==> flow/design.v <==
		module cordic_vec(clk,a0,b0,r,ang);
input signed[15:0]a0,b0;
input clk;
  output signed [15:0]r,ang;
  wire signed [15:0] a1,a2,a3,a4,a5,a6,a7,a8,a9,a10,a11,a12,a13,a14,a15,a16;
  wire signed [15:0] b1,b2,b3,b4,b5,b6,b7,b8,b9,b10,b11,b12,b13,b14,b15,b16;
  wire signed [15:0] angle_x1,angle_x2,angle_x3,angle_x4,angle_x5,angle_x6,angle_x7,angle_x8,angle_x9,angle_x10,angle_x11,angle_x12,angle_x13,angle_x14,angle_x15,angle_x16;
wire signed [15:0] v = 16'd0607;
  vec k1(clk,a0,b0,b0,4'b0,16'b0,a1,b1,angle_x1);
  vec k2(clk,a1,b1,b1,4'd1,angle_x1,a2,b2,angle_x2);
  vec k3(clk,a2,b2,b2,4'd2,angle_x2,a3,b3,angle_x3);
  vec k4(clk,a3,b3,b3,4'd3,angle_x3,a4,b4,angle_x4);
  vec k5(clk,a4,b4,b4,4'd4,angle_x4,a5,b5,angle_x5);
  vec k6(clk,a5,b5,b5,4'd5,angle_x5,a6,b6,angle_x6);
  vec k7(clk,a6,b6,b6,4'd6,angle_x6,a7,b7,angle_x7);
  vec k8(clk,a7,b7,b7,4'd7,angle_x7,a8,b8,angle_x8);
  vec k9(clk,a8,b8,b8,4'd8,angle_x8,a9,b9,angle_x9);
  vec k10(clk,a9,b9,b9,4'd9,angle_x9,a10,b10,angle_x10);
  vec k11(clk,a10,b10,b10,4'd10,angle_x10,a11,b11,angle_x11);
  vec k12(clk,a11,b11,b11,4'd11,angle_x11,a12,b12,angle_x12);
  vec k13(clk,a12,b12,b12,4'd12,angle_x12,a13,b13,angle_x13);
  vec k14(clk,a13,b13,b13,4'd13,angle_x13,a14,b14,angle_x14);
  vec k15(clk,a14,b14,b14,4'd14,angle_x14,a15,b15,angle_x15);
  vec k16(clk,a15,b15,b15,4'd15,angle_x15,a16,b16,angle_x16);
assign  r=v*a16/1000;
assign ang=angle_x16;
endmodule
  module vec(clk,a,b,z,i,angle_y,af,bf,angle_x);
    input signed [15:0]a,b,angle_y,z;
  input clk;
  input [3:0]i;
  output reg signed [15:0]af,bf,angle_x;
    wire [15:0]angle[15:0];
  assign angle[0]=16'd45000;
  assign angle[1]=16'd26570;
  assign angle[2]=16'd14040;
  assign angle[3]=16'd7130;
  assign angle[4]=16'd3580;
  assign angle[5]=16'd1790;
  assign angle[6]=16'd0895;
  assign angle[7]=16'd0448;
  assign angle[8]=16'd0224;
  assign angle[9]=16'd0112;
  assign angle[10]=16'd0056;
  assign angle[11]=16'd0028;
  assign angle[12]=16'd0013;
  assign angle[13]=16'd0007;
  assign angle[14]=16'd0003;
  assign angle[15]=16'd0001;
  always@(posedge clk)
    begin
      if(z < 0)  
   begin
     af<= a - (b>>>i);
     bf<= b + (a>>>i);
     angle_x<=angle_y-angle[i];
     end
  else
    begin
      af<=a+(b>>>i);
      bf<=b-(a>>>i);
      angle_x<=angle_y+angle[i];
      end
    end 
endmodule
==> flow/run.sh <==
#!/bin/bash
# the make line also repeats each setting of config.mk as NAME=value (left out here)
make -C /OpenROAD-flow-scripts/flow DESIGN_CONFIG=/design/flow/config.mk WORK_HOME=/design/flow/orfs CLKGATE_MAP_FILE= finish
==> flow/config.mk <==
export PLATFORM = sky130hd
export DESIGN_NAME = cordic_vec
export DESIGN_NICKNAME = cordic_vec
export VERILOG_FILES = /design/flow/design.v
export SDC_FILE = /design/flow/constraint.sdc
export NUM_CORES = 4
export LEC_CHECK = 0
export ABC_AREA = 1
export CAP_MARGIN = 20
export CORE_MARGIN = 2
export CORE_UTILIZATION = 69
export SLEW_MARGIN = 20
export TNS_END_PERCENT = 40
==> flow/constraint.sdc <==
create_clock -name core_clock -period 16.6 [get_ports {clk}]
set_input_delay 3.3200 -clock core_clock [delete_from_list [all_inputs] [get_ports {clk}]]
set_output_delay 3.3200 -clock core_clock [all_outputs]
set_load 0.01 [all_outputs]
==> flow_metrics.py, run 1 <==
# Auto-generated metrics
metrics = {
    "run_status": {
        "outcome": "failed layout checks",
        "failed_checks": "negative setup slack",
    },
    "synthesis": {
        "synthAoiAreaFrac_pct": 12.7,
        "area_leaders": "dfxtp_1, ha_1, xor2_1, inv_1, a21oi_1",
        "ys_cells": 6775,
        "yosys_area_mm2": 0.0542,
        "netlist_instances": 6775,
        "adder_share_pct": 22.5,
        "ys_seq_share_pct": 25.8,
        "synthTopCellsByCount": "inv_1, nand2_1, ha_1, xor2_1, dfxtp_1",
        "avgSynthCellArea_um2": 8.00,
        "fp_nets": 7711,
        "top_cell": "inv_1",
        "yosysTopAreaCellShare_pct": 25.8,
        "yosysTopAreaCell": "dfxtp_1",
        "simple_gate_share_pct": 17.1,
        "flop_cell": "dfxtp_1",
        "top_logic_kind": "adder cells",
        "synthArstFlopShare_pct": 0,
        "xor_share_pct": 13.6,
        "ys_ff": 699,
        "yosysWarnings": 1,
        "synthMuxAreaShare_pct": 0.0554,
        "synth_cell_types": 71,
        "edf_count": 0,
        "syn-cell-area_mm2": 0.0542,
    },
    "finish": {
        "final_area_mm2": 0.0633,
        "area_delta_synth_final_pct": 16.7,
        "fillers": 5294,
        "nets": 8223,
    },
    "timing": {
        "rsz0062_at_grt": "true",
        "period_minus_slack_ps": 18530,
        "drv_slew": 0,
        "max_freq_mhz": 54.0,
        "max_slew_margin_pct": 32.0,
        "finalSetupViolations": 16,
        "setup_slack_ps": -1930,
        "finalClockPeriodUsage_pct": 112,
        "hold_viol": 0,
        "skew_ps": 37.6,
        "worst-slew-pin-transition_ps": 1020,
    },
    "clock_network": {
        "path_clk_slew_ps": 60,
        "cts_tree": "built",
        "cts_root_buffer": "clkbuf_16",
        "numCtsBuffers": 75,
        "clk_path_buf_depth": 3,
        "clock_latency_ps": 650,
        "htreeDepth": 3,
        "cts_sinks": 699,
        "postCtsHoldBufs": 0,
    },
    "global_routing": {
        "grt_pass1_vias": 44906,
        "grt_use_total_pct": 30.1,
        "grt.busiest_layer": "met2",
        "grt_max_degree": 34,
        "grt_antenna_before_repair": 0,
        "use_met2_pct": 58.2,
        "use_met1_pct": 33.4,
        "overflow": 0,
        "grt_pass1_wl_mm": 206,
        "grt_use_met3_pct": 2.93,
    },
    "detailed_routing": {
        "wirelength_mm": 124,
        "wl_per_cell_um": 14.8,
        "ant_nets": 0,
        "first_pass_iters": 6,
        "num_antenna_cells": 0,
        "vias_per_cell": 5.33,
        "drt_iter0_drc": 1813,
        "vias": 44716,
        "drc": 0,
    },
    "worst_setup_path": {
        "critPathCapture": "r[10]",
        "cp_num_cells": 114,
        "r2r_slack_ps": 12130,
        "cpMostUsedCell": "buf_4",
        "critPathTopFamily": "simple AND/OR/NAND/NOR gates",
        "path_class": "reg2out",
        "crit_required_ps": 13280,
        "critPathCaptureType": "primary output",
        "crit_slowest_cell": "fa_1",
        "reg2reg_to": "k11.bf[15]",
        "cp_max_fo": 6,
        "worstSetupStartpointType": "flop",
        "crit_arrival_ps": 15210,
        "critPathBufInv": 42,
        "slowest_delay_ps": 580,
        "r2r.worst_path.cells": 23,
        "timing.rr.start": "k10.bf[15]",
        "crit_path_start": "k16.af[3]",
    },
    "job": {
        "warnings": 82,
        "cap_violations": 0,
    },
    "placement": {
        "placed_area_mm2": 0.0584,
        "hpwl_mm": 95.8,
        "post-place-ws_ps": -1860,
        "io_buffer_count": 63,
        "place.gp.congestion": 0.944,
    },
    "floorplan": {
        "initCoreUtil_pct": 69.9,
        "io_pins": 65,
        "die_x_um": 284,
        "die_area_mm2": 0.0808,
        "core-area_mm2": 0.0776,
        "fp-row-count": 102,
        "die_h_um": 284,
    },
    "worst_hold_path": {
        "hold_end": "k9.angle_x[4]",
        "hp-start": "k8.angle_x[4]",
        "hold_path_class": "reg2reg",
        "holdPathStages": 0,
    },
}
==> layout make-up <==
cell class              count  area, um2  share of cell area [%]
clock inverters            50        672                    1.06
multi-input cells        4918      37200                    58.8
repair buffers            493       3930                    6.20
flip-flops and latches    699      14000                    22.2
well taps                1040       1300                    2.06
clock buffers              86       1960                    3.09
inverters                1100       4190                    6.62
==> per-layer routing <==
| metal | vias up | wire length, um |
|---|---|---|
| met5 | - | 0 |
| met4 | 0 | 4910 |
| met3 | 274 | 3570 |
| met2 | 829 | 64700 |
| met1 | 20591 | 50700 |
| li1 | 23022 | - |
==> timing repair <==
item                                    CTS  global route
pin swaps                               109           148
gates resized                           227           161
cloned                                    3             1
buffers inserted                         77            29
endpoints found under the setup margin   16            16
==> stage by stage <==
step | setup TNS [ps] | instances | hold slack (ps) | util (%)
after CTS | -20750 | 8360 | 327 | 80.6
final | -24500 | 8386 | 325 | 81.6
after detailed placement | -22430 | 8144 | 315 | 75.3
after floorplan | 0 | 6775 | 310 | -
after global routing | -38330 | 8386 | 332 | 81.6
after global placement | -15020 | 8144 | 311 | 75.3
==> inputs of run 2 (changes only) <==
Settings changed: CORE_UTILIZATION 69 to 65, CTS_CLUSTER_DIAMETER from default to 329, CTS_CLUSTER_SIZE from default to 10, PLACE_DENSITY from default to 0.66, SETUP_SLACK_MARGIN from default to 5.0, TNS_END_PERCENT 40 to 65.
Clock period 16.6 ns to 32.0 ns, I/O delays scaled along.
==> run 2 against run 1 <==
Against the previous run: now clean on timing, DRC and antenna; count of clock-buffer cells in the layout shrank 6; design area shrank 8.1%; critical path type unchanged; critical endpoint is now r[14]; worst hold slack lost 25 ps; global-route usage shrank 3.3 points; sequential share of layout area grew 1.9 points.
==> flow_metrics.py, run 2 <==
# Auto-generated metrics
metrics = {
    "run_status": {
        "outcome": "complete, no violations",
    },
    "worst_setup_path": {
        "reg2reg_to": "k6.bf[15]",
        "critPathBufInv": 17,
        "slowest_delay_ps": 630,
        "path_class": "reg2out",
        "worstSetupStartpointType": "flop",
        "critPathCapture": "r[14]",
        "r2r.worst_path.cells": 19,
        "cp_num_cells": 115,
        "cpMostUsedCell": "nand2_2",
        "crit_path_start": "k16.af[8]",
        "critPathCaptureType": "primary output",
        "crit_slowest_cell": "dfxtp_1",
        "crit_required_ps": 25600,
        "crit_arrival_ps": 16870,
        "timing.rr.start": "k5.bf[15]",
        "cp_max_fo": 12,
        "r2r_slack_ps": 27380,
        "critPathTopFamily": "simple AND/OR/NAND/NOR gates",
    },
    "clock_network": {
        "path_clk_slew_ps": 50,
        "clock_latency_ps": 640,
        "numCtsBuffers": 79,
        "clk_path_buf_depth": 3,
        "htreeDepth": 3,
        "postCtsHoldBufs": 0,
        "cts_resized": 0,
        "post-cts-setup-buffers": 0,
        "cts_root_buffer": "clkbuf_16",
        "cts_sinks": 699,
        "cts_tree": "built",
    },
    "synthesis": {
        "top_cell": "inv_1",
        "yosysTopAreaCellShare_pct": 25.8,
        "adder_share_pct": 22.5,
        "xor_share_pct": 13.6,
        "ys_seq_share_pct": 25.8,
        "avgSynthCellArea_um2": 8.00,
        "synthArstFlopShare_pct": 0,
        "yosys_area_mm2": 0.0542,
        "synthMuxAreaShare_pct": 0.0554,
        "yosysTopAreaCell": "dfxtp_1",
        "fp_nets": 7711,
        "synth_cell_types": 71,
        "yosysWarnings": 1,
        "synthAoiAreaFrac_pct": 12.7,
        "flop_cell": "dfxtp_1",
        "synthTopCellsByCount": "inv_1, nand2_1, ha_1, xor2_1, dfxtp_1",
        "top_logic_kind": "adder cells",
        "netlist_instances": 6775,
        "syn-cell-area_mm2": 0.0542,
        "simple_gate_share_pct": 17.1,
        "ys_ff": 699,
        "ys_cells": 6775,
        "edf_count": 0,
        "area_leaders": "dfxtp_1, ha_1, xor2_1, inv_1, a21oi_1",
    },
    "finish": {
        "fillers": 6834,
        "nets": 7810,
        "area_delta_synth_final_pct": 7.28,
    },
    "job": {
        "warnings": 80,
        "cap_violations": 0,
    },
    "timing": {
        "max_slew_margin_pct": 34.1,
        "finalClockPeriodUsage_pct": 72.7,
        "skew_ps": 59.6,
        "hold_viol": 0,
        "worst-slew-pin-transition_ps": 986,
        "period_minus_slack_ps": 23270,
        "rsz0062_at_grt": "false",
        "drv_slew": 0,
        "setup_tns_ps": 0,
        "max_freq_mhz": 43.0,
        "finalSetupViolations": 0,
    },
    "global_routing": {
        "grt_max_degree": 42,
        "grt_use_total_pct": 26.8,
        "grt_pass1_vias": 41525,
        "grt_pass1_wl_mm": 193,
        "grt_antenna_before_repair": 0,
        "overflow": 0,
    },
    "worst_hold_path": {
        "holdPathStages": 0,
        "hold_path_class": "reg2reg",
        "hold_end": "k8.angle_x[1]",
        "hp-start": "k7.angle_x[1]",
    },
    "placement": {
        "place.gp.congestion": 0.916,
        "hpwl_mm": 93.3,
        "io_buffer_count": 63,
    },
    "detailed_routing": {
        "vias": 42091,
        "drt_iter0_drc": 1799,
        "num_antenna_cells": 0,
        "first_pass_iters": 6,
        "vias_per_cell": 5.29,
        "wl_per_cell_um": 14.3,
        "drc": 0,
        "wirelength_mm": 114,
        "ant_nets": 0,
    },
    "floorplan": {
        "die_area_mm2": 0.0857,
        "io_pins": 65,
        "die_h_um": 293,
        "initCoreUtil_pct": 65.8,
        "core-area_mm2": 0.0824,
        "fp-row-count": 105,
        "die_x_um": 293,
    },
}
[run 2: area by class of cell]
cell class	instances	area [um2]	share of cell area, %
multi-input cells	4914	35700	61.5
flip-flops and latches	699	14000	24.1
clock buffers	80	1980	3.41
inverters	1100	4170	7.18
well taps	1070	1340	2.30
clock inverters	7	161	0.278
repair buffers	80	758	1.30
[run 2: per-stage QoR]
step | worst slack [ps] | cell area, um2 | cells | utilization [%] | hold WS (ps)
detailed placement | 9420 | 56000 | 7863 | 68.0 | 314
global route | 7050 | 58200 | 7950 | 70.6 | 306
global placement | 9730 | 56000 | 7863 | 68.0 | 312
CTS | 8760 | 58200 | 7950 | 70.6 | 296
finish | 8730 | 58200 | 7950 | 70.6 | 300
floorplan | 12020 | 54200 | 6775 | - | 310
[run 2: layer usage]
layer  track usage [%]  up-vias  wire (um)
met5                 0        -          0
met2              49.5      683      56200
li1                  -    22150          -
met1              31.9    19040      49800
met3              3.06      218       3690
met4              9.72        0       4070
==> inputs of run 3 (changes only) <==
Settings changed: ABC_AREA 1 to default, CORE_UTILIZATION 65 to 39, CTS_CLUSTER_DIAMETER 329 to default, CTS_CLUSTER_SIZE 10 to default, MAX_ROUTING_LAYER from default to met4, MIN_ROUTING_LAYER from default to met1, PLACE_DENSITY 0.66 to default, PLACE_DENSITY_LB_ADDON from default to 0.18, SETUP_SLACK_MARGIN 5.0 to default, TNS_END_PERCENT 65 to default.
Clock period 32.0 ns to 24.9 ns, I/O delays scaled along.
==> run 3 against run 2 <==
Against the previous run: worst hold slack gained 17 ps; largest cell class unchanged; clock skew shrank 30 ps; area after synthesis is essentially flat; final cell count grew 2.3%; core utilization shrank 26 points; worst setup slack lost 7900 ps; sequential cell count is the same; still clean on timing, DRC and antenna; design area grew 4.9%; first-iteration DRC count shrank 3.2%.
==> flow_metrics.py, run 3 <==
# Auto-generated metrics
metrics = {
    "worst_setup_path": {
        "cp_max_fo": 8,
        "worstSetupStartpointType": "flop",
        "critPathCapture": "r[5]",
        "critPathBufInv": 13,
        "reg2reg_to": "k13.angle_x[15]",
        "crit_arrival_ps": 19120,
        "critPathTopFamily": "AND-OR/OR-AND gates",
        "cpMostUsedCell": "buf_4",
        "r2r_slack_ps": 20480,
        "crit_required_ps": 19920,
        "slowest_delay_ps": 630,
        "critPathCaptureType": "primary output",
        "crit_slowest_cell": "or4_1",
        "crit_path_start": "k16.af[3]",
        "path_class": "reg2out",
        "cp_num_cells": 71,
        "r2r.worst_path.cells": 17,
        "timing.rr.start": "k12.bf[15]",
    },
    "detailed_routing": {
        "vias": 40788,
        "vias_per_cell": 5.02,
        "drt_iter0_drc": 1742,
        "met1_length_mm": 56.9,
        "num_antenna_cells": 0,
        "top_layer_used": "met4",
        "ant_nets": 0,
        "first_pass_iters": 7,
        "wl_per_cell_um": 14.7,
        "wl_met2_mm": 56.7,
        "drc": 0,
        "routed-wl-met3_mm": 3.52,
        "wirelength_mm": 119,
    },
    "clock_network": {
        "cts_tree": "built",
        "numCtsBuffers": 83,
        "cts_sinks": 699,
        "clock_latency_ps": 660,
        "htreeDepth": 3,
        "clk_path_buf_depth": 3,
        "path_clk_slew_ps": 60,
        "postCtsHoldBufs": 0,
        "cts_root_buffer": "clkbuf_16",
    },
    "job": {
        "warnings": 78,
        "cap_violations": 0,
    },
    "placement": {
        "hpwl_mm": 97.2,
        "place.gp.congestion": 0.885,
        "io_buffer_count": 63,
        "place_inst": 7926,
    },
    "synthesis": {
        "yosys_area_mm2": 0.0542,
        "netlist_instances": 6109,
        "adder_share_pct": 22.5,
        "yosysWarnings": 1,
        "flop_cell": "dfxtp_1",
        "synthMuxAreaShare_pct": 1.45,
        "top_cell": "ha_1",
        "syn-cell-area_mm2": 0.0542,
        "yosysTopAreaCell": "dfxtp_1",
        "avgSynthCellArea_um2": 8.87,
        "ys_seq_share_pct": 25.8,
        "top_logic_kind": "adder cells",
        "synthArstFlopShare_pct": 0,
        "synth_cell_types": 148,
        "fp_nets": 7045,
        "ys_cells": 6109,
        "ys_ff": 699,
        "xor_share_pct": 14.7,
        "area_leaders": "dfxtp_1, ha_1, xnor2_1, a21oi_1, inv_1",
        "simple_gate_share_pct": 8.89,
        "yosysTopAreaCellShare_pct": 25.8,
        "synthAoiAreaFrac_pct": 20.5,
        "edf_count": 0,
        "synthTopCellsByCount": "ha_1, inv_1, dfxtp_1, a21oi_1, xnor2_1",
    },
    "timing": {
        "finalClockPeriodUsage_pct": 96.8,
        "skew_ps": 29.7,
        "finalSetupViolations": 0,
        "worst-slew-pin-transition_ps": 1090,
        "period_minus_slack_ps": 24100,
        "drv_slew": 0,
        "max_freq_mhz": 41.5,
        "max_slew_margin_pct": 26.9,
        "hold_viol": 0,
        "finalHoldWorstSlack_ps": 317,
    },
    "floorplan": {
        "core-area_mm2": 0.138,
        "io_pins": 65,
        "initCoreUtil_pct": 39.4,
        "die_area_mm2": 0.142,
        "die_x_um": 377,
        "fp-row-count": 136,
        "die_h_um": 377,
    },
    "finish": {
        "fin_util_pct": 44.3,
        "nets": 7211,
        "final-instance-count-excl-fill": 8131,
        "area_delta_synth_final_pct": 12.6,
    },
    "worst_hold_path": {
        "hold_path_class": "reg2reg",
        "holdPathStages": 0,
        "hp-start": "k8.angle_x[4]",
        "hold_end": "k9.angle_x[4]",
    },
    "global_routing": {
        "grt_use_total_pct": 17.2,
        "grt_antenna_before_repair": 0,
        "overflow": 0,
        "grt_pass1_wl_mm": 198,
        "grt_max_degree": 57,
        "grt_pass1_vias": 40048,
    },
    "run_status": {
        "outcome": "complete, no violations",
    },
}
-- run 3: cell type report --
class / count / area [um2]
Tap cell: 1794 / 2240
Fill cell: 13393 / 76600
Clock inverter: 31 / 429
Inverter: 732 / 2750
Timing Repair Buffer: 180 / 1570
Sequential cell: 699 / 14000
Clock buffer: 116 / 2350
Multi-Input combinational cell: 4579 / 37600
-- run 3: what timing repair did --
item,4_1_cts,5_1_grt
cloned,0,1
endpoints found under the hold margin,0,0
endpoints found under the setup margin,15,16
pin swaps,2,41
setup buffers,2,55
resized,31,140
-- run 3: stage by stage --
stage          TNS, ps  setup slack, ps  instance area (um2)
2_1_floorplan        0             1880                54200
3_3_place_gp         0              521                57000
3_5_place_dp         0              238                57000
4_1_cts              0             1.87                59900
5_1_grt           -293             -102                61000
6_report             0              800                61000
-- run 3: metal layers --
metal | vias up | global-route usage (%)
met5 | - | -
met2 | 498 | 29.0
met1 | 18784 | 21.9
li1 | 21386 | -
met3 | 120 | 2.07
met4 | 0 | 3.68
==> inputs of run 4 (changes only) <==
Settings changed: ABC_AREA from default to 1, CORE_UTILIZATION 39 to 72, CTS_CLUSTER_DIAMETER from default to 223, GPL_ROUTABILITY_DRIVEN from default to 0, MAX_ROUTING_LAYER met4 to default, MIN_ROUTING_LAYER met1 to default, PLACE_DENSITY_LB_ADDON 0.18 to 0.05, SETUP_SLACK_MARGIN from default to 1.26.
Clock period 24.9 ns to 16.7 ns, I/O delays scaled along.
==> run 4 against run 3 <==
Against the previous run: the layout now fails its checks (negative setup slack); global-route usage grew 15 points; critical path depth grew 38; design area grew 3.0%; first-iteration DRC count grew 31%; worst hold slack gained 4.1 ps; core utilization grew 40 points; sequential cell count is the same; die area shrank 45%; worst setup slack lost 2800 ps; clock skew shrank 3.2 ps; largest cell class unchanged.
==> flow_metrics.py, run 4 <==
# Auto-generated metrics
metrics = {
    "synthesis": {
        "synthMuxAreaShare_pct": 0.0554,
        "yosys_area_mm2": 0.0542,
        "synthArstFlopShare_pct": 0,
        "top_logic_kind": "adder cells",
        "fp_nets": 7711,
        "edf_count": 0,
        "top_cell": "inv_1",
        "area_leaders": "dfxtp_1, ha_1, xor2_1, inv_1, a21oi_1",
        "synthAoiAreaFrac_pct": 12.7,
        "ys_seq_share_pct": 25.8,
        "xor_share_pct": 13.6,
        "ys_cells": 6775,
        "yosysTopAreaCellShare_pct": 25.8,
        "synth_cell_types": 71,
        "yosysWarnings": 1,
        "avgSynthCellArea_um2": 8.00,
        "yosysTopAreaCell": "dfxtp_1",
        "syn-cell-area_mm2": 0.0542,
        "netlist_instances": 6775,
        "adder_share_pct": 22.5,
        "synthTopCellsByCount": "inv_1, nand2_1, ha_1, xor2_1, dfxtp_1",
        "simple_gate_share_pct": 17.1,
        "flop_cell": "dfxtp_1",
        "ys_ff": 699,
    },
    "global_routing": {
        "grt_max_degree": 34,
        "grt_use_total_pct": 32.0,
        "grt_antenna_before_repair": 1,
        "grt_pass1_vias": 46224,
        "grt_pass1_wl_mm": 209,
        "overflow": 0,
    },
    "detailed_routing": {
        "wirelength_mm": 127,
        "num_antenna_cells": 0,
        "vias_per_cell": 5.54,
        "first_pass_iters": 8,
        "drt_iter0_drc": 2283,
        "wl_per_cell_um": 15.3,
        "ant_nets": 0,
        "vias": 45786,
        "drc": 0,
    },
    "floorplan": {
        "core-area_mm2": 0.0744,
        "die_h_um": 278,
        "fp-row-count": 100,
        "initCoreUtil_pct": 72.8,
        "die_x_um": 278,
        "die_area_mm2": 0.0775,
        "io_pins": 65,
    },
    "timing": {
        "max_slew_margin_pct": 27.0,
        "finalHoldWorstSlack_ps": 321,
        "finalSetupViolations": 16,
        "drv_slew": 0,
        "rsz0062_at_grt": "true",
        "period_minus_slack_ps": 18670,
        "setup_tns_ps": -24230,
        "max_freq_mhz": 53.5,
        "finalClockPeriodUsage_pct": 112,
        "setup_slack_ps": -1970,
        "hold_viol": 0,
        "skew_ps": 26.6,
        "worst-slew-pin-transition_ps": 1090,
    },
    "clock_network": {
        "clk_path_buf_depth": 3,
        "cts_root_buffer": "clkbuf_16",
        "cts_tree": "built",
        "cts_sinks": 699,
        "path_clk_slew_ps": 60,
        "htreeDepth": 3,
        "clock_latency_ps": 640,
        "numCtsBuffers": 72,
    },
    "placement": {
        "post-place-ws_ps": -1380,
        "hpwl_mm": 96.9,
        "io_buffer_count": 63,
    },
    "finish": {
        "nets": 8177,
        "area_delta_synth_final_pct": 15.9,
    },
    "worst_setup_path": {
        "critPathCapture": "r[14]",
        "critPathTopFamily": "simple AND/OR/NAND/NOR gates",
        "crit_slowest_cell": "fa_1",
        "critPathBufInv": 17,
        "r2r.worst_path.cells": 21,
        "path_class": "reg2out",
        "reg2reg_to": "k12.af[15]",
        "timing.rr.start": "k11.bf[15]",
        "cp_max_fo": 17,
        "r2r_slack_ps": 12100,
        "cp_num_cells": 109,
        "critPathCaptureType": "primary output",
        "crit_arrival_ps": 15330,
        "worstSetupStartpointType": "flop",
        "slowest_delay_ps": 560,
        "cpMostUsedCell": "nand2_4",
        "crit_required_ps": 13360,
        "crit_path_start": "k16.af[12]",
    },
    "worst_hold_path": {
        "hold_end": "k8.angle_x[2]",
        "hp-start": "k7.angle_x[2]",
        "hold_path_class": "reg2reg",
        "holdPathStages": 0,
    },
    "run_status": {
        "failed_checks": "negative setup slack",
        "outcome": "failed layout checks",
    },
    "job": {
        "warnings": 81,
        "cap_violations": 0,
    },
}
## run 4: metal layers
layer / up-vias / routed length (um) / track usage, % / share of wire, %
met2: 1130 / 65300 / 61.0 / 52
met5: - / 13 / 0 / 0.010
met1: 21259 / 50300 / 34.7 / 40
li1: 22963 / - / - / -
met3: 432 / 4660 / 3.79 / 3.7
met4: 2 / 6550 / 16.2 / 5.2
## run 4: what timing repair did
item,CTS,global route
hold buffers,0,0
resized,118,177
endpoints found under the hold margin,0,0
setup buffers,39,33
gates cloned,1,1
setup endpoints to repair,16,16
pin swaps,90,153
## run 4: final cells by class
cell class	count	area, um2
clock buffers	98	2060
flip-flops and latches	699	14000
multi-input cells	4916	37400
well taps	969	1210
fillers	4475	11600
clock inverters	32	388
inverters	1100	4200
repair buffers	452	3570
## run 4: stage by stage
stage | area [um2] | std cells | util [%]
finish | 62800 | 8266 | 84.4
global route | 62800 | 8266 | 84.4
CTS | 61900 | 8232 | 83.2
detailed placement | 58800 | 8062 | 79.0
global placement | 58800 | 8062 | 79.0
floorplan | 54900 | 6775 | -
==> inputs of run 5 (changes only) <==
Settings changed: ABC_AREA 1 to default, CORE_ASPECT_RATIO from default to 1.77, CORE_UTILIZATION 72 to 40, CTS_CLUSTER_DIAMETER 223 to default, GPL_ROUTABILITY_DRIVEN 0 to default, PLACE_DENSITY_LB_ADDON 0.05 to default, SETUP_SLACK_MARGIN 1.26 to 5.0.
Clock period 16.7 ns to 32.0 ns, I/O delays scaled along.
==> run 5 against run 4 <==
Against the previous run: via count is 8.8% lower; now clean on timing, DRC and antenna; core utilization down 39 points; sequential share of layout area is 0.85 points higher; first-iteration DRC count down 47%; design area shrank 3.8%; routed wire length rose by 2.2%; critical path depth down 42; count of clock-buffer cells in the layout is 5 higher; die area increased by 79%.
==> flow_metrics.py, run 5 <==
# Auto-generated metrics
metrics = {
    "worst_hold_path": {
        "hold_end": "k11.angle_x[1]",
        "hp-start": "k10.angle_x[1]",
        "hold_path_class": "reg2reg",
        "holdPathStages": 0,
    },
    "worst_setup_path": {
        "crit_arrival_ps": 19720,
        "timing.rr.start": "k13.bf[15]",
        "crit_slowest_cell": "o21ai_1",
        "cp_num_cells": 67,
        "crit_required_ps": 25600,
        "r2r.worst_path.cells": 18,
        "r2r_slack_ps": 27570,
        "crit_path_start": "k16.af[2]",
        "critPathBufInv": 8,
        "cp_max_fo": 11,
        "worstSetupStartpointType": "flop",
        "critPathTopFamily": "AND-OR/OR-AND gates",
        "reg2reg_to": "k14.bf[15]",
        "critPathCaptureType": "primary output",
        "path_class": "reg2out",
        "critPathCapture": "r[6]",
        "slowest_delay_ps": 620,
    },
    "timing": {
        "skew_ps": 34.0,
        "setup_tns_ps": 0,
        "finalSetupViolations": 0,
        "max_slew_margin_pct": 17.7,
        "hold_viol": 0,
        "rsz0062_at_grt": "false",
        "drv_slew": 0,
        "finalClockPeriodUsage_pct": 81.6,
        "period_minus_slack_ps": 26120,
        "worst-slew-pin-transition_ps": 1220,
        "max_freq_mhz": 38.3,
    },
    "global_routing": {
        "grt_pass1_wl_mm": 207,
        "grt_antenna_before_repair": 2,
        "grt_use_total_pct": 18.7,
        "grt_max_degree": 57,
        "grt_pass1_vias": 43286,
        "overflow": 0,
    },
    "synthesis": {
        "simple_gate_share_pct": 8.89,
        "synthTopCellsByCount": "ha_1, inv_1, dfxtp_1, a21oi_1, xnor2_1",
        "adder_share_pct": 22.5,
        "ys_seq_share_pct": 25.8,
        "yosysTopAreaCell": "dfxtp_1",
        "edf_count": 0,
        "xor_share_pct": 14.7,
        "ys_ff": 699,
        "flop_cell": "dfxtp_1",
        "area_leaders": "dfxtp_1, ha_1, xnor2_1, a21oi_1, inv_1",
        "synthArstFlopShare_pct": 0,
        "fp_nets": 7045,
        "syn-cell-area_mm2": 0.0542,
        "top_logic_kind": "adder cells",
        "ys_cells": 6109,
        "netlist_instances": 6109,
        "yosysWarnings": 1,
        "synthMuxAreaShare_pct": 1.45,
        "top_cell": "ha_1",
        "yosysTopAreaCellShare_pct": 25.8,
        "synthAoiAreaFrac_pct": 20.5,
        "avgSynthCellArea_um2": 8.87,
        "synth_cell_types": 148,
        "yosys_area_mm2": 0.0542,
    },
    "floorplan": {
        "fp-row-count": 179,
        "die_x_um": 281,
        "die_h_um": 494,
        "core-area_mm2": 0.134,
        "die_area_mm2": 0.139,
        "io_pins": 65,
        "initCoreUtil_pct": 40.3,
    },
    "placement": {
        "io_buffer_count": 63,
        "place.gp.congestion": 0.897,
        "hpwl_mm": 108,
    },
    "detailed_routing": {
        "vias": 41775,
        "drt_iter0_drc": 1212,
        "ant_nets": 0,
        "drc": 0,
        "wirelength_mm": 130,
        "vias_per_cell": 5.21,
        "wl_per_cell_um": 16.2,
        "first_pass_iters": 5,
    },
    "clock_network": {
        "postCtsHoldBufs": 0,
        "cts_root_buffer": "clkbuf_16",
        "cts_sinks": 699,
        "cts_tree": "built",
        "path_clk_slew_ps": 60,
        "numCtsBuffers": 73,
        "clock_latency_ps": 680,
        "clk_path_buf_depth": 3,
        "htreeDepth": 3,
    },
    "job": {
        "warnings": 78,
        "cap_violations": 0,
    },
    "finish": {
        "nets": 7170,
        "fillers": 12947,
        "area_delta_synth_final_pct": 11.5,
        "fin_util_pct": 45.0,
    },
    "run_status": {
        "outcome": "complete, no violations",
    },
}
[run 5: layer usage]
layer  up-vias  track usage (%)  wire length (um)
li1      21334                -                 -
met1     19399             14.0             38800
met4         0             14.7             11200
met3       410             1.96              2720
met5         -                0                 0
met2       632             40.6             76900
[run 5: final cells by class]
cell class	instances	area [um2]	area share, %
clock buffer	103	2130	3.52
clock inverter	30	418	0.692
multi-input combinational	4579	37700	62.3
sequential	699	14000	23.2
tap	1719	2150	3.56
antenna	2	5.00	0.00828
timing repair buffer	149	1300	2.14
inverter	732	2750	4.55
[run 5: what timing repair did]
item,CTS,global route
resized,45,100
gates cloned,0,1
setup endpoints to repair,16,16
pin swaps,6,35
hold endpoints to repair,0,0
buffers inserted,13,42
[run 5: metrics by stage]
step,cell area (um2),hold WS (ps),setup WS [ps],cells
after floorplan,54200,310,7560,6109
after global placement,56700,318,4450,7822
after detailed placement,56700,317,4020,7822
after CTS,59500,330,5010,7968
after global routing,60400,336,4790,8013
final,60400,329,5880,8013
==> inputs of run 6 (changes only) <==
Settings changed: ABC_AREA from default to 1, CORE_ASPECT_RATIO 1.77 to default, CORE_UTILIZATION 40 to 72, CTS_CLUSTER_DIAMETER from default to 223, GPL_ROUTABILITY_DRIVEN from default to 0, PLACE_DENSITY_LB_ADDON from default to 0.03, SETUP_SLACK_MARGIN 5.0 to 1.26, SLEW_MARGIN 20 to 5.
Clock period 32.0 ns to 16.7 ns, I/O delays scaled along.
==> run 6 against run 5 <==
Against the previous run: now fails the layout checks on negative setup slack; first-iteration DRC count increased by 89%; worst hold slack worse by 6.2 ps; final cell count grew 3.4%; routed wire length decreased by 1.8%; worst setup slack worse by 7900 ps; synthesized cell count up 11%; critical endpoint is now r[14]; largest cell class unchanged; area after synthesis about the same; critical path depth up 44.
==> flow_metrics.py, run 6 <==
# Auto-generated metrics
metrics = {
    "worst_hold_path": {
        "holdPathStages": 0,
        "hold_end": "k9.angle_x[1]",
        "hp-start": "k8.angle_x[1]",
        "hold_path_class": "reg2reg",
    },
    "floorplan": {
        "fp-row-count": 100,
        "die_h_um": 278,
        "die_area_mm2": 0.0775,
        "initCoreUtil_pct": 72.8,
        "die_x_um": 278,
        "io_pins": 65,
        "core-area_mm2": 0.0744,
    },
    "synthesis": {
        "top_cell": "inv_1",
        "adder_share_pct": 22.5,
        "fp_nets": 7711,
        "ys_cells": 6775,
        "syn-cell-area_mm2": 0.0542,
        "yosys_area_mm2": 0.0542,
        "simple_gate_share_pct": 17.1,
        "flop_cell": "dfxtp_1",
        "ys_seq_share_pct": 25.8,
        "synthTopCellsByCount": "inv_1, nand2_1, ha_1, xor2_1, dfxtp_1",
        "yosysTopAreaCellShare_pct": 25.8,
        "yosysTopAreaCell": "dfxtp_1",
        "xor_share_pct": 13.6,
        "top_logic_kind": "adder cells",
        "yosysWarnings": 1,
        "synthArstFlopShare_pct": 0,
        "netlist_instances": 6775,
        "synthMuxAreaShare_pct": 0.0554,
        "edf_count": 0,
        "avgSynthCellArea_um2": 8.00,
        "synth_cell_types": 71,
        "ys_ff": 699,
        "area_leaders": "dfxtp_1, ha_1, xor2_1, inv_1, a21oi_1",
        "synthAoiAreaFrac_pct": 12.7,
    },
    "clock_network": {
        "postCtsHoldBufs": 0,
        "clock_latency_ps": 640,
        "clk_path_buf_depth": 3,
        "cts_sinks": 699,
        "cts_tree": "built",
        "cts_root_buffer": "clkbuf_16",
        "htreeDepth": 3,
        "numCtsBuffers": 73,
        "path_clk_slew_ps": 70,
    },
    "worst_setup_path": {
        "cp_max_fo": 8,
        "critPathTopFamily": "simple AND/OR/NAND/NOR gates",
        "crit_path_start": "k16.af[6]",
        "crit_arrival_ps": 15420,
        "crit_required_ps": 13360,
        "r2r.worst_path.cells": 19,
        "worstSetupStartpointType": "flop",
        "critPathCapture": "r[14]",
        "r2r_slack_ps": 12100,
        "reg2reg_to": "k6.bf[15]",
        "crit_slowest_cell": "fa_2",
        "timing.rr.start": "k5.bf[15]",
        "slowest_delay_ps": 600,
        "critPathBufInv": 19,
        "path_class": "reg2out",
        "cp_num_cells": 111,
        "critPathCaptureType": "primary output",
    },
    "global_routing": {
        "grt_max_degree": 34,
        "grt_pass1_wl_mm": 210,
        "grt_pass1_vias": 46295,
        "grt_use_total_pct": 32.1,
        "grt_antenna_before_repair": 1,
        "overflow": 0,
    },
    "run_status": {
        "failed_checks": "negative setup slack",
        "outcome": "failed layout checks",
    },
    "finish": {
        "fin_util_pct": 84.9,
        "final-instance-count-excl-fill": 8284,
        "area_delta_synth_final_pct": 16.6,
        "nets": 8191,
    },
    "detailed_routing": {
        "wirelength_mm": 127,
        "first_pass_iters": 6,
        "drt_iter0_drc": 2289,
        "drc": 0,
        "num_antenna_cells": 0,
        "vias_per_cell": 5.51,
        "wl_per_cell_um": 15.4,
        "vias": 45642,
        "ant_nets": 0,
    },
    "timing": {
        "hold_viol": 0,
        "drv_slew": 0,
        "max_freq_mhz": 53.3,
        "finalSetupViolations": 16,
        "rsz0062_at_grt": "true",
        "setup_slack_ps": -2060,
        "period_minus_slack_ps": 18760,
        "worst-slew-pin-transition_ps": 962,
        "setup_tns_ps": -28220,
        "finalClockPeriodUsage_pct": 112,
        "skew_ps": 26.2,
        "max_slew_margin_pct": 35.8,
    },
    "placement": {
        "place_inst": 8069,
        "hpwl_mm": 97.0,
        "io_buffer_count": 63,
    },
    "job": {
        "cap_violations": 0,
        "warnings": 81,
    },
}
## run 6: cell type report
cell class	count	area [um2]
Clock buffer	98	2070
Clock inverter	37	551
Fill cell	4465	11200
Inverter	1100	4200
Multi-Input combinational cell	4915	37400
Sequential cell	699	14000
Tap cell	969	1210
Timing Repair Buffer	466	3710
## run 6: repair_timing
action	CTS	global route
cloned	1	0
resized	153	162
buffers inserted	45	33
pin swaps	75	97
endpoints found under the setup margin	16	16
## run 6: per-stage QoR
| step | hold WS (ps) | setup slack [ps] | cell area (um2) |
|---|---|---|---|
| 3_3_place_gp | 312 | -762 | 58900 |
| 6_report | 322 | -2060 | 63200 |
| 3_5_place_dp | 314 | -1330 | 58900 |
| 5_1_grt | 333 | -2960 | 63200 |
| 2_1_floorplan | 310 | 413 | 54900 |
| 4_1_cts | 326 | -1480 | 62300 |
## run 6: per-layer routing
layer	GRT usage [%]	wire length [um]	vias to the layer above
met1	35.1	50100	21236
met4	15.0	6240	0
li1	-	-	22978
met3	3.22	4650	401
met2	61.8	66200	1027
met5	0	0	-
==> inputs of run 7 (changes only) <==
Settings changed: ABC_AREA 1 to 0, CORE_UTILIZATION 72 to 40, CTS_CLUSTER_DIAMETER 223 to 65, CTS_CLUSTER_SIZE from default to 14, GPL_ROUTABILITY_DRIVEN 0 to default, PLACE_DENSITY from default to 0.66, PLACE_DENSITY_LB_ADDON 0.03 to default, SETUP_SLACK_MARGIN 1.26 to default, SLEW_MARGIN 5 to 20, TNS_END_PERCENT from default to 65.
Clock period 16.7 ns to 32.0 ns, I/O delays scaled along.
==> run 7 against run 6 <==
Against the previous run: now clean on timing, DRC and antenna; routed wire length is 11% lower; synthesized cell count fell by 9.8%; critical path depth shrank 49; die area up 79%; register-to-register slack better by 15000 ps; sequential share of layout area increased by 1.7 points; critical path type unchanged; critical endpoint is now r[6].
==> flow_metrics.py, run 7 <==
# Auto-generated metrics
metrics = {
    "run_status": {
        "outcome": "complete, no violations",
    },
    "global_routing": {
        "overflow": 0,
        "grt_max_degree": 57,
        "grt_pass1_vias": 39379,
        "grt_antenna_before_repair": 0,
        "grt_pass1_wl_mm": 188,
        "grt_use_total_pct": 16.1,
    },
    "worst_setup_path": {
        "worstSetupStartpointType": "flop",
        "cp_num_cells": 62,
        "r2r_slack_ps": 27550,
        "crit_arrival_ps": 22250,
        "path_class": "reg2out",
        "cpMostUsedCell": "fa_1",
        "reg2reg_to": "k13.angle_x[15]",
        "critPathTopFamily": "AND-OR/OR-AND gates",
        "r2r.worst_path.cells": 17,
        "crit_slowest_cell": "a2111oi_0",
        "critPathBufInv": 4,
        "timing.rr.start": "k12.bf[15]",
        "cp_max_fo": 14,
        "critPathCapture": "r[6]",
        "slowest_delay_ps": 700,
        "critPathCaptureType": "primary output",
        "crit_path_start": "k16.af[8]",
        "crit_required_ps": 25600,
    },
    "placement": {
        "io_buffer_count": 63,
        "place_inst": 7878,
        "post-place-ws_ps": 4230,
        "hpwl_mm": 92.1,
        "place.gp.congestion": 0.892,
    },
    "timing": {
        "period_minus_slack_ps": 28650,
        "max_slew_margin_pct": 27.9,
        "setup_tns_ps": 0,
        "finalSetupViolations": 0,
        "drv_slew": 0,
        "max_freq_mhz": 34.9,
        "skew_ps": 34.4,
        "finalClockPeriodUsage_pct": 89.5,
        "rsz0062_at_grt": "false",
        "worst-slew-pin-transition_ps": 1070,
        "hold_viol": 0,
        "setup_slack_ps": 3350,
    },
    "detailed_routing": {
        "vias_per_cell": 5.11,
        "drt_iter0_drc": 2055,
        "drc": 0,
        "ant_nets": 0,
        "wirelength_mm": 113,
        "vias": 40641,
        "num_antenna_cells": 0,
        "wl_per_cell_um": 14.2,
        "first_pass_iters": 5,
    },
    "synthesis": {
        "yosysWarnings": 1,
        "area_leaders": "dfxtp_1, ha_1, xnor2_1, a21oi_1, inv_1",
        "flop_cell": "dfxtp_1",
        "yosysTopAreaCell": "dfxtp_1",
        "yosysTopAreaCellShare_pct": 25.8,
        "synth_cell_types": 148,
        "simple_gate_share_pct": 8.89,
        "top_logic_kind": "adder cells",
        "ys_seq_share_pct": 25.8,
        "ys_ff": 699,
        "yosys_area_mm2": 0.0542,
        "edf_count": 0,
        "netlist_instances": 6109,
        "top_cell": "ha_1",
        "xor_share_pct": 14.7,
        "fp_nets": 7045,
        "avgSynthCellArea_um2": 8.87,
        "synthTopCellsByCount": "ha_1, inv_1, dfxtp_1, a21oi_1, xnor2_1",
        "ys_cells": 6109,
        "synthAoiAreaFrac_pct": 20.5,
        "syn-cell-area_mm2": 0.0542,
        "adder_share_pct": 22.5,
        "synthArstFlopShare_pct": 0,
        "synthMuxAreaShare_pct": 1.45,
    },
    "worst_hold_path": {
        "hold_end": "k8.angle_x[3]",
        "hold_path_class": "reg2reg",
        "holdPathStages": 0,
        "hp-start": "k7.angle_x[3]",
    },
    "finish": {
        "area_delta_synth_final_pct": 7.90,
        "final-instance-count-excl-fill": 7960,
        "seq_area_mm2": 0.0140,
        "fillers": 13050,
        "logic_area_mm2": 0.0369,
        "nets": 7096,
    },
    "clock_network": {
        "cts_sinks": 699,
        "postCtsHoldBufs": 0,
        "clk_path_buf_depth": 3,
        "cts_tree": "built",
        "cts_resized": 0,
        "numCtsBuffers": 61,
        "path_clk_slew_ps": 70,
        "clock_latency_ps": 670,
        "cts_root_buffer": "clkbuf_16",
        "post-cts-setup-buffers": 0,
        "htreeDepth": 2,
    },
    "floorplan": {
        "io_pins": 65,
        "die_area_mm2": 0.138,
        "core-area_mm2": 0.135,
        "initCoreUtil_pct": 40.2,
        "fp-row-count": 135,
        "die_x_um": 372,
        "die_h_um": 372,
    },
    "job": {
        "cap_violations": 0,
        "warnings": 78,
    },
}
==> run 7: metrics by stage <==
step	util (%)	hold WS (ps)	cell area [um2]
2_1_floorplan	-	310	54200
4_1_cts	43.3	303	58500
5_1_grt	43.3	303	58500
3_3_place_gp	42.0	313	56700
6_report	43.3	301	58500
3_5_place_dp	42.0	312	56700
==> run 7: layer usage <==
metal	vias up	global-route usage, %	part of all wire, %
met4	0	4.88	2.7
met3	170	1.73	3.3
met1	18769	20.8	47
met5	-	0	0
met2	566	28.0	47
li1	21136	-	-
==> run 7: layout make-up <==
type                       instances  share of cell area, %
clock inverter                    13                  0.278
inverter                         732                   4.70
clock buffer                      69                   2.78
timing repair buffer              88                   1.39
multi-input combinational       4578                   63.1
sequential                       699                   23.9
tap                             1781                   3.81
==> inputs of run 8 (changes only) <==
Settings changed: ABC_AREA 0 to default, CELL_PAD_IN_SITES_DETAIL_PLACEMENT from default to 1, CELL_PAD_IN_SITES_GLOBAL_PLACEMENT from default to 1, CTS_CLUSTER_DIAMETER 65 to 234, CTS_CLUSTER_SIZE 14 to default, GPL_TIMING_DRIVEN from default to 1, HOLD_SLACK_MARGIN from default to 0.04, MIN_ROUTING_LAYER from default to met1, PLACE_DENSITY 0.66 to 0.55, SETUP_SLACK_MARGIN from default to -1.44, TNS_END_PERCENT 65 to 25.
Clock period 32.0 ns to 17.5 ns, I/O delays scaled along.
==> run 8 against run 7 <==
Against the previous run: the layout now fails its checks (negative setup slack); register-to-register slack got worse by 15000 ps; first-iteration DRC count fell by 34%; critical endpoint is now r[12].
==> flow_metrics.py, run 8 <==
# Auto-generated metrics
metrics = {
    "run_status": {
        "outcome": "failed layout checks",
        "failed_checks": "negative setup slack",
    },
    "timing": {
        "finalSetupViolations": 16,
        "worst-slew-pin-transition_ps": 1200,
        "setup_slack_ps": -4230,
        "finalClockPeriodUsage_pct": 124,
        "rsz0062_at_grt": "true",
        "setup_tns_ps": -64940,
        "drv_slew": 0,
        "max_freq_mhz": 46.0,
        "period_minus_slack_ps": 21730,
        "max_slew_margin_pct": 19.5,
        "skew_ps": 18.6,
        "hold_viol": 0,
    },
    "floorplan": {
        "fp-row-count": 135,
        "die_h_um": 372,
        "initCoreUtil_pct": 40.2,
        "core-area_mm2": 0.135,
        "io_pins": 65,
        "die_area_mm2": 0.138,
        "die_x_um": 372,
    },
    "finish": {
        "area_delta_synth_final_pct": 21.5,
        "final-instance-count-excl-fill": 8659,
        "seq_area_mm2": 0.0140,
        "final_area_mm2": 0.0659,
        "logic_area_mm2": 0.0382,
        "nets": 7743,
        "fillers": 15689,
    },
    "synthesis": {
        "yosysTopAreaCellShare_pct": 25.8,
        "synthArstFlopShare_pct": 0,
        "synthMuxAreaShare_pct": 1.45,
        "syn-cell-area_mm2": 0.0542,
        "synth_cell_types": 148,
        "edf_count": 0,
        "yosys_area_mm2": 0.0542,
        "adder_share_pct": 22.5,
        "avgSynthCellArea_um2": 8.87,
        "top_logic_kind": "adder cells",
        "synthAoiAreaFrac_pct": 20.5,
        "top_cell": "ha_1",
        "simple_gate_share_pct": 8.89,
        "flop_cell": "dfxtp_1",
        "fp_nets": 7045,
        "ys_ff": 699,
        "ys_seq_share_pct": 25.8,
        "ys_cells": 6109,
        "synthTopCellsByCount": "ha_1, inv_1, dfxtp_1, a21oi_1, xnor2_1",
        "area_leaders": "dfxtp_1, ha_1, xnor2_1, a21oi_1, inv_1",
        "yosysWarnings": 1,
        "yosysTopAreaCell": "dfxtp_1",
        "xor_share_pct": 14.7,
        "netlist_instances": 6109,
    },
    "detailed_routing": {
        "drt_iter0_drc": 1350,
        "first_pass_iters": 5,
        "wl_per_cell_um": 16.6,
        "num_antenna_cells": 0,
        "ant_nets": 0,
        "drc": 0,
        "wirelength_mm": 144,
        "vias": 43776,
        "vias_per_cell": 5.06,
    },
    "worst_setup_path": {
        "path_class": "reg2out",
        "critPathBufInv": 17,
        "r2r_slack_ps": 12990,
        "r2r.worst_path.cells": 18,
        "reg2reg_to": "k3.af[15]",
        "critPathCapture": "r[12]",
        "crit_path_start": "k16.af[3]",
        "timing.rr.start": "k2.bf[15]",
        "slowest_delay_ps": 580,
        "crit_slowest_cell": "fa_1",
        "crit_arrival_ps": 18230,
        "crit_required_ps": 14000,
        "critPathCaptureType": "primary output",
        "cpMostUsedCell": "buf_4",
        "cp_num_cells": 74,
        "worstSetupStartpointType": "flop",
        "critPathTopFamily": "AND-OR/OR-AND gates",
        "cp_max_fo": 6,
    },
    "clock_network": {
        "cts_tree": "built",
        "clk_path_buf_depth": 3,
        "cts_root_buffer": "clkbuf_16",
        "cts_sinks": 699,
        "path_clk_slew_ps": 60,
        "numCtsBuffers": 84,
        "htreeDepth": 3,
        "clock_latency_ps": 680,
    },
    "job": {
        "warnings": 83,
        "cap_violations": 0,
    },
    "global_routing": {
        "grt_pass1_wl_mm": 235,
        "overflow": 0,
        "grt_max_degree": 57,
        "grt_pass1_vias": 45841,
        "grt_use_total_pct": 20.7,
        "grt_antenna_before_repair": 4,
    },
    "worst_hold_path": {
        "hold_end": "k10.angle_x[1]",
        "hold_path_class": "reg2reg",
        "hp-start": "k9.angle_x[1]",
        "holdPathStages": 0,
    },
    "placement": {
        "hpwl_mm": 119,
        "placed_area_mm2": 0.0612,
        "place_inst": 8436,
        "place.gp.congestion": 0.832,
        "io_buffer_count": 63,
    },
}
[run 8: layer usage]
layer  share of wire [%]  GRT usage (%)  wire length [um]
met4                 1.9           4.53              2670
met1                  47           26.8             67600
met3                 2.1           2.22              2960
met2                  49           36.8             70600
met5              0.0090              0                13
[run 8: layout make-up]
type | count | share of cell area, %
Sequential cell | 699 | 21.3
Clock inverter | 45 | 0.885
Tap cell | 1781 | 3.38
Multi-Input combinational cell | 4578 | 58.0
Timing Repair Buffer | 712 | 8.43
Clock buffer | 112 | 3.78
Inverter | 732 | 4.18
[run 8: stage by stage]
step                setup WS (ps)  hold slack [ps]  util (%)
global placement            -3810              310      45.3
CTS                         -4360              329      48.1
global route                -5080              332      48.8
floorplan                   -2950              310         -
detailed placement          -4220              313      45.3
finish                      -4230              328      48.8
[run 8: timing repair]
action                                 CTS  global route
endpoints found under the hold margin    0             0
hold buffers                             0             0
resized                                120           150
setup endpoints to repair               16            16
pin swaps                               49            96
buffers inserted                        31            42
==> inputs of run 9 (changes only) <==
Settings changed: CAP_MARGIN 20 to 30, CELL_PAD_IN_SITES_DETAIL_PLACEMENT 1 to 0, CELL_PAD_IN_SITES_GLOBAL_PLACEMENT 1 to 3, CORE_ASPECT_RATIO from default to 1.65, CORE_MARGIN 2 to 6, CORE_UTILIZATION 40 to 50, CTS_CLUSTER_DIAMETER 234 to default, GPL_TIMING_DRIVEN 1 to default, HOLD_SLACK_MARGIN 0.04 to default, MIN_ROUTING_LAYER met1 to default, PLACE_DENSITY 0.55 to default, PLACE_DENSITY_LB_ADDON from default to 0.3, SETUP_SLACK_MARGIN -1.44 to default, SLEW_MARGIN 20 to 35, TNS_END_PERCENT 25 to 90.
Clock period 17.5 ns to 27.6 ns, I/O delays scaled along.
==> run 9 against run 8 <==
Against the previous run: the run now fails in 3_1_place_gp_skip_io; synthesized cell count did not move; area after synthesis did not move; die area fell by 16%.
==> flow_metrics.py, run 9 <==
# Flow results
metrics = {
    "run_status": {
        "outcome": "did not finish",
        "lastStage": "3_1_place_gp_skip_io",
        "error_line": "[ERROR FLW-0024] Place density exceeds 1.0 (current PLACE_DENSITY_LB_ADDON =  0.3). Please check if the value of  PLACE_DENSITY_LB_ADDON is between 0 and 0.99.",
    },
    "synthesis": {
        "adder_share_pct": 22.5,
        "ys_seq_share_pct": 25.8,
        "ys_cells": 6109,
        "syn-cell-area_mm2": 0.0542,
        "top_logic_kind": "adder cells",
        "top_cell": "ha_1",
        "yosysTopAreaCell": "dfxtp_1",
        "synthArstFlopShare_pct": 0,
        "edf_count": 0,
        "avgSynthCellArea_um2": 8.87,
        "area_leaders": "dfxtp_1, ha_1, xnor2_1, a21oi_1, inv_1",
        "yosysWarnings": 1,
        "ys_ff": 699,
        "synthMuxAreaShare_pct": 1.45,
        "netlist_instances": 6109,
        "synthTopCellsByCount": "ha_1, inv_1, dfxtp_1, a21oi_1, xnor2_1",
        "simple_gate_share_pct": 8.89,
        "yosys_area_mm2": 0.0542,
        "yosysTopAreaCellShare_pct": 25.8,
        "synthAoiAreaFrac_pct": 20.5,
        "synth_cell_types": 148,
        "flop_cell": "dfxtp_1",
        "xor_share_pct": 14.7,
        "fp_nets": 7045,
    },
    "floorplan": {
        "die_h_um": 435,
        "core-area_mm2": 0.107,
        "initCoreUtil_pct": 50.6,
        "die_area_mm2": 0.117,
        "die_x_um": 268,
        "fp-row-count": 154,
    },
}
==> inputs of run 10 (changes only) <==
Settings changed: CAP_MARGIN 30 to 20, CELL_PAD_IN_SITES_DETAIL_PLACEMENT 0 to default, CELL_PAD_IN_SITES_GLOBAL_PLACEMENT 3 to default, CORE_ASPECT_RATIO 1.65 to default, CORE_MARGIN 6 to 2, CORE_UTILIZATION 50 to 57, CTS_CLUSTER_DIAMETER from default to 64, CTS_CLUSTER_SIZE from default to 11, PLACE_DENSITY_LB_ADDON 0.3 to default, SLEW_MARGIN 35 to 20, TNS_END_PERCENT 90 to default.
Clock period 27.6 ns to 32.0 ns, I/O delays scaled along.
==> run 10 against run 9 <==
Against the previous run: die area is 16% lower; the run now finishes clean; synthesized cell count is the same; area after synthesis unchanged.
==> flow_metrics.py, run 10 <==
# Auto-generated metrics
metrics = {
    "floorplan": {
        "die_x_um": 312,
        "initCoreUtil_pct": 57.3,
        "io_pins": 65,
        "fp-row-count": 113,
        "core-area_mm2": 0.0946,
        "die_area_mm2": 0.0976,
        "die_h_um": 312,
    },
    "finish": {
        "fin_util_pct": 61.6,
        "area_delta_synth_final_pct": 7.45,
        "final_area_mm2": 0.0582,
        "fillers": 8325,
        "nets": 7114,
    },
    "worst_setup_path": {
        "worstSetupStartpointType": "flop",
        "cp_num_cells": 64,
        "timing.rr.start": "k13.bf[15]",
        "cp_max_fo": 14,
        "slowest_delay_ps": 870,
        "path_class": "reg2out",
        "crit_slowest_cell": "a2111oi_0",
        "reg2reg_to": "k14.af[15]",
        "r2r.worst_path.cells": 17,
        "r2r_slack_ps": 27570,
        "crit_arrival_ps": 22170,
        "critPathTopFamily": "AND-OR/OR-AND gates",
        "critPathBufInv": 6,
        "critPathCapture": "r[14]",
        "crit_path_start": "k16.af[4]",
        "critPathCaptureType": "primary output",
        "crit_required_ps": 25600,
    },
    "synthesis": {
        "area_leaders": "dfxtp_1, ha_1, xnor2_1, a21oi_1, inv_1",
        "synth_cell_types": 148,
        "synthArstFlopShare_pct": 0,
        "ys_seq_share_pct": 25.8,
        "yosysWarnings": 1,
        "flop_cell": "dfxtp_1",
        "ys_cells": 6109,
        "yosys_area_mm2": 0.0542,
        "edf_count": 0,
        "xor_share_pct": 14.7,
        "synthTopCellsByCount": "ha_1, inv_1, dfxtp_1, a21oi_1, xnor2_1",
        "netlist_instances": 6109,
        "avgSynthCellArea_um2": 8.87,
        "top_cell": "ha_1",
        "synthMuxAreaShare_pct": 1.45,
        "ys_ff": 699,
        "syn-cell-area_mm2": 0.0542,
        "top_logic_kind": "adder cells",
        "simple_gate_share_pct": 8.89,
        "yosysTopAreaCell": "dfxtp_1",
        "fp_nets": 7045,
        "adder_share_pct": 22.5,
        "synthAoiAreaFrac_pct": 20.5,
        "yosysTopAreaCellShare_pct": 25.8,
    },
    "timing": {
        "rsz0062_at_grt": "false",
        "worst-slew-pin-transition_ps": 1090,
        "hold_viol": 0,
        "finalSetupViolations": 0,
        "max_freq_mhz": 35.0,
        "setup_slack_ps": 3430,
        "max_slew_margin_pct": 25.8,
        "finalClockPeriodUsage_pct": 89.3,
        "skew_ps": 32.7,
        "finalHoldWorstSlack_ps": 318,
        "setup_tns_ps": 0,
        "period_minus_slack_ps": 28570,
        "drv_slew": 0,
    },
    "run_status": {
        "outcome": "complete, no violations",
    },
    "clock_network": {
        "cts_sinks": 699,
        "numCtsBuffers": 77,
        "postCtsHoldBufs": 0,
        "cts_resized": 0,
        "cts_tree": "built",
        "clock_latency_ps": 650,
        "htreeDepth": 3,
        "path_clk_slew_ps": 60,
        "post-cts-setup-buffers": 0,
        "cts_root_buffer": "clkbuf_16",
        "clk_path_buf_depth": 3,
    },
    "job": {
        "cap_violations": 0,
        "warnings": 80,
    },
    "global_routing": {
        "grt_pass1_wl_mm": 192,
        "grt_use_total_pct": 23.6,
        "grt_antenna_before_repair": 2,
        "grt_pass1_vias": 39467,
        "grt_max_degree": 57,
        "overflow": 0,
    },
    "worst_hold_path": {
        "hold_end": "k10.angle_x[2]",
        "hold_path_class": "reg2reg",
        "hp-start": "k9.angle_x[2]",
        "holdPathStages": 0,
    },
    "placement": {
        "io_buffer_count": 63,
        "post-place-ws_ps": 4280,
        "placed_area_mm2": 0.0561,
        "hpwl_mm": 93.7,
        "place.gp.congestion": 0.881,
    },
    "detailed_routing": {
        "ant_nets": 0,
        "vias_per_cell": 5.46,
        "first_pass_iters": 5,
        "drc": 0,
        "wl_per_cell_um": 15.4,
        "vias": 40702,
        "wirelength_mm": 115,
        "num_antenna_cells": 0,
        "drt_iter0_drc": 2134,
    },
}
[run 10: final cells by class]
| type | count | area, um2 | area share [%] |
|---|---|---|---|
| timing repair buffer | 90 | 828 | 1.42 |
| inverter | 732 | 2750 | 4.72 |
| multi-input combinational | 4578 | 36900 | 63.4 |
| clock inverter | 17 | 244 | 0.419 |
| sequential | 699 | 14000 | 24.0 |
| tap | 1265 | 1580 | 2.72 |
| clock buffer | 79 | 1930 | 3.32 |
[run 10: metrics by stage]
stage          instances
2_1_floorplan       6109
3_3_place_gp        7364
3_5_place_dp        7364
4_1_cts             7460
5_1_grt             7460
6_report            7460
[run 10: routing by layer]
layer  wire length [um]  global-route usage [%]  share of wire [%]  vias to the layer above
met5                 18                       0              0.016                        -
met4               2770                    6.45                2.4                        2
met3               4100                    2.99                3.6                      160
met2              52100                    38.7                 45                      629
met1              56000                    32.5                 49                    18741
li1                   -                       -                  -                    21170
